==> inputs of trial 82 <==
==> flow/design.v <==
module JAM (
input CLK,
input RST,
output reg [2:0] W,
output reg [2:0] J,
input [6:0] Cost,
output reg [3:0] MatchCount,
output reg [9:0] MinCost,
output reg Valid );
reg [2:0] n_state;
reg [2:0] c_state;
reg [2:0] max_index;
reg [2:0] max;
reg [2:0] sortlist [0:7];
reg directions [0:7];
reg sortable;
reg [2:0] list_index;
reg [9:0] cost_sum;
reg [9:0] cost_min;
parameter IDLE          = 3'd0,
          CAL_COST      = 3'd1,
          MIN_CONFIRM   = 3'd2,
          MOVE          = 3'd3,
          FIN           = 3'd4
;
always@(posedge CLK or posedge RST) begin
    if (RST) c_state <= IDLE;
    else c_state <= n_state;
end
always@(*) begin
    case(c_state)
        IDLE : n_state = CAL_COST;
        CAL_COST : n_state = (W == 3'd7) ? MIN_CONFIRM : c_state;
        MIN_CONFIRM : n_state = MOVE;
        MOVE : n_state = (sortable == 1'b0) ? FIN : CAL_COST;
        default : n_state = c_state;
    endcase
end
always @(posedge CLK or posedge RST) begin
    if(RST) list_index <= 3'd0;
    else if(n_state == CAL_COST) list_index <= list_index + 3'd1;
    else list_index <= 3'd0;
end
always @(posedge CLK or posedge RST) begin
    if(RST)begin
        sortlist[0] <= 3'd0;
        sortlist[1] <= 3'd1;
        sortlist[2] <= 3'd2;
        sortlist[3] <= 3'd3;
        sortlist[4] <= 3'd4;
        sortlist[5] <= 3'd5;
        sortlist[6] <= 3'd6;
        sortlist[7] <= 3'd7;
    end
    else if(c_state == MOVE && sortable == 1'b1)begin
        if(directions[sortlist[max_index]] == 1'b0)begin
            sortlist[max_index] <= sortlist[max_index-1];
            sortlist[max_index-1] <= sortlist[max_index];
        end
        else if(directions[sortlist[max_index]] == 1'b1)begin
            sortlist[max_index] <= sortlist[max_index+1];
            sortlist[max_index+1] <= sortlist[max_index];
        end
    end
end
always @(posedge CLK or posedge RST) begin
    if(RST)begin
        directions[0] <= 1'b0;
        directions[1] <= 1'b0;
        directions[2] <= 1'b0;
        directions[3] <= 1'b0;
        directions[4] <= 1'b0;
        directions[5] <= 1'b0;
        directions[6] <= 1'b0;
        directions[7] <= 1'b0;
    end
    else if(c_state == MOVE && sortable == 1'b1)begin
        directions[sortlist[0]] <= (sortlist[max_index] < sortlist[0]) ? ~directions[sortlist[0]] : directions[sortlist[0]];
        directions[sortlist[1]] <= (sortlist[max_index] < sortlist[1]) ? ~directions[sortlist[1]] : directions[sortlist[1]];
        directions[sortlist[2]] <= (sortlist[max_index] < sortlist[2]) ? ~directions[sortlist[2]] : directions[sortlist[2]];
        directions[sortlist[3]] <= (sortlist[max_index] < sortlist[3]) ? ~directions[sortlist[3]] : directions[sortlist[3]];
        directions[sortlist[4]] <= (sortlist[max_index] < sortlist[4]) ? ~directions[sortlist[4]] : directions[sortlist[4]];
        directions[sortlist[5]] <= (sortlist[max_index] < sortlist[5]) ? ~directions[sortlist[5]] : directions[sortlist[5]];
        directions[sortlist[6]] <= (sortlist[max_index] < sortlist[6]) ? ~directions[sortlist[6]] : directions[sortlist[6]];
        directions[sortlist[7]] <= (sortlist[max_index] < sortlist[7]) ? ~directions[sortlist[7]] : directions[sortlist[7]];
    end
end
always @(*) begin
    begin
        max_index = 3'd0;
        max = 3'd0;
        if(max < sortlist[0] && (directions[sortlist[0]] == 1'b1 && sortlist[0] > sortlist[1]))begin
            max = sortlist[0];
            max_index = 3'd0;
        end
        if(max < sortlist[1] &&((directions[sortlist[1]] == 1'b0 && sortlist[1] > sortlist[0])||(directions[sortlist[1]] == 1'b1 && sortlist[1] > sortlist[2])))begin
            max = sortlist[1];
            max_index = 3'd1;
        end
        if(max < sortlist[2] &&((directions[sortlist[2]] == 1'b0 && sortlist[2] > sortlist[1])||(directions[sortlist[2]] == 1'b1 && sortlist[2] > sortlist[3])))begin
            max = sortlist[2];
            max_index = 3'd2;
        end
        if(max < sortlist[3] &&((directions[sortlist[3]] == 1'b0 && sortlist[3] > sortlist[2])||(directions[sortlist[3]] == 1'b1 && sortlist[3] > sortlist[4])))begin
            max = sortlist[3];
            max_index = 3'd3;
        end
        if(max < sortlist[4] &&((directions[sortlist[4]] == 1'b0 && sortlist[4] > sortlist[3])||(directions[sortlist[4]] == 1'b1 && sortlist[4] > sortlist[5])))begin
            max = sortlist[4];
            max_index = 3'd4;
        end
        if(max < sortlist[5] &&((directions[sortlist[5]] == 1'b0 && sortlist[5] > sortlist[4])||(directions[sortlist[5]] == 1'b1 && sortlist[5] > sortlist[6])))begin
            max = sortlist[5];
            max_index = 3'd5;
        end
        if(max < sortlist[6] &&((directions[sortlist[6]] == 1'b0 && sortlist[6] > sortlist[5])||(directions[sortlist[6]] == 1'b1 && sortlist[6] > sortlist[7])))begin
            max = sortlist[6];
            max_index = 3'd6;
        end
        if(max < sortlist[7] &&((directions[sortlist[7]] == 1'b0 && sortlist[7] > sortlist[6])))begin
            max = sortlist[7];
            max_index = 3'd7;
        end
    end
end
always @(*) begin
    sortable = 1'b0;
    sortable = ( directions[sortlist[0]] == 1'b1 && sortlist[0] > sortlist[1]) ? 1'b1 : sortable;
    sortable = ((directions[sortlist[1]] == 1'b0 && sortlist[1] > sortlist[0])||(directions[sortlist[1]] == 1'b1 && sortlist[1] > sortlist[2])) ? 1'b1 : sortable;
    sortable = ((directions[sortlist[2]] == 1'b0 && sortlist[2] > sortlist[1])||(directions[sortlist[2]] == 1'b1 && sortlist[2] > sortlist[3])) ? 1'b1 : sortable;
    sortable = ((directions[sortlist[3]] == 1'b0 && sortlist[3] > sortlist[2])||(directions[sortlist[3]] == 1'b1 && sortlist[3] > sortlist[4])) ? 1'b1 : sortable;
    sortable = ((directions[sortlist[4]] == 1'b0 && sortlist[4] > sortlist[3])||(directions[sortlist[4]] == 1'b1 && sortlist[4] > sortlist[5])) ? 1'b1 : sortable;
    sortable = ((directions[sortlist[5]] == 1'b0 && sortlist[5] > sortlist[4])||(directions[sortlist[5]] == 1'b1 && sortlist[5] > sortlist[6])) ? 1'b1 : sortable;
    sortable = ((directions[sortlist[6]] == 1'b0 && sortlist[6] > sortlist[5])||(directions[sortlist[6]] == 1'b1 && sortlist[6] > sortlist[7])) ? 1'b1 : sortable;
    sortable = ( directions[sortlist[7]] == 1'b0 && sortlist[7] > sortlist[6]) ? 1'b1 : sortable;
end
always @(posedge CLK or posedge RST) begin
    if(RST) W <= 3'd0;
    else if(c_state == CAL_COST) W <= list_index;
end
always @(*) begin
    J = sortlist[W];
end
always @(posedge CLK or posedge RST) begin
    if(RST) cost_sum <= 10'd0;
    else if(c_state == CAL_COST) cost_sum <= cost_sum + Cost;
    else cost_sum <= 10'd0;
end
always @(posedge CLK or posedge RST) begin
    if(RST) cost_min <= 10'd1023;
    else if(c_state == MIN_CONFIRM) cost_min <= (cost_min > cost_sum) ? cost_sum : cost_min;
end
always @(posedge CLK or posedge RST) begin
    if(RST) MinCost <= 10'd0;
    else if(c_state == FIN) MinCost <= cost_min;
end
always @(posedge CLK or posedge RST) begin
    if(RST) MatchCount <= 4'd0;
    else if(c_state == MIN_CONFIRM)begin
        if(cost_min > cost_sum) MatchCount <= 4'd1;
        else if(cost_min == cost_sum) MatchCount <= MatchCount + 4'd1;
    end
end
always @(posedge CLK or posedge RST) begin
    if(RST) Valid <= 1'b0;
    else if(c_state == FIN) Valid <= 1'b1;
end
endmodule
==> flow/run.sh <==
#!/bin/bash
# the make line also repeats each setting of config.mk as NAME=value (left out here)
make -C /OpenROAD-flow-scripts/flow DESIGN_CONFIG=/design/flow/config.mk WORK_HOME=/design/flow/orfs CLKGATE_MAP_FILE= finish
==> flow/config.mk <==
export PLATFORM = sky130hd
export DESIGN_NAME = JAM
export DESIGN_NICKNAME = JAM
export VERILOG_FILES = /design/flow/design.v
export SDC_FILE = /design/flow/constraint.sdc
export NUM_CORES = 4
export LEC_CHECK = 0
export CAP_MARGIN = 20
export CORE_ASPECT_RATIO = 1.39
export CORE_MARGIN = 2
export CORE_UTILIZATION = 40
export GPL_ROUTABILITY_DRIVEN = 0
export SLEW_MARGIN = 40
export TNS_END_PERCENT = 90
==> flow/constraint.sdc <==
create_clock -name core_clock -period 14.8 [get_ports {CLK}]
set_input_delay 2.9600 -clock core_clock [delete_from_list [all_inputs] [get_ports {CLK}]]
set_output_delay 2.9600 -clock core_clock [all_outputs]
set_load 0.01 [all_outputs]
==> build 86 (differences from trial 82) <==
Settings changed: ABC_AREA from default to 1, CORE_ASPECT_RATIO 1.39 to default, CORE_UTILIZATION 40 to 72, CTS_CLUSTER_DIAMETER from default to 148, CTS_CLUSTER_SIZE from default to 99, GPL_ROUTABILITY_DRIVEN 0 to default, SETUP_SLACK_MARGIN from default to -0.67, SLEW_MARGIN 40 to 20, TNS_END_PERCENT 90 to default.
==> flow/constraint.sdc (replaced) <==
create_clock -name core_clock -period 8.14 [get_ports {CLK}]
set_input_delay 1.6280 -clock core_clock [delete_from_list [all_inputs] [get_ports {CLK}]]
set_output_delay 1.6280 -clock core_clock [all_outputs]
set_load 0.01 [all_outputs]
==> build 78 (differences from trial 82) <==
Settings changed: CORE_ASPECT_RATIO 1.39 to default, CORE_UTILIZATION 40 to 58, GPL_ROUTABILITY_DRIVEN 0 to default, SETUP_SLACK_MARGIN from default to -0.69, SLEW_MARGIN 40 to 20, TNS_END_PERCENT 90 to default.
==> flow/constraint.sdc (replaced) <==
create_clock -name core_clock -period 13.1 [get_ports {CLK}]
set_input_delay 2.6200 -clock core_clock [delete_from_list [all_inputs] [get_ports {CLK}]]
set_output_delay 2.6200 -clock core_clock [all_outputs]
set_load 0.01 [all_outputs]
==> qor summary <==
metric	trial 82	build 86	build 78
Outcome	timing/DRC/antenna clean	stopped before the end	failed layout checks
Failing step	-	clock tree synthesis	-
Violated checks	-	-	setup timing
Share of the cycle needed by the critical path after routing	95.60%	-	103.6%
Die H	182.9 um	115.8 um	130.0 um
Final standard cell utilization of the core	46.84%	-	71.17%
Clock network power consumption	0.000214 W	-	0.000243 W
Final non-filler cell total	1510	-	1488
Hold violation total from the final report	0	-	0
Cell Area, Placed	0.01005 sq mm	0.01106 sq mm	0.01049 sq mm
Clock Buffer Count	12	-	11
Distinct lib cells	93	67	93
Row Count	65	40	46
Fill cells	2243	-	1308
Worst Hold Class	flip-flop to flip-flop	-	flip-flop to flip-flop
Slowest Stage Delay on Critical Path	0.50 ns	-	0.51 ns
DRT Pass-1 Iters	9	-	8
Power figures rest on the tool's default switching activity, not on a simulated workload.
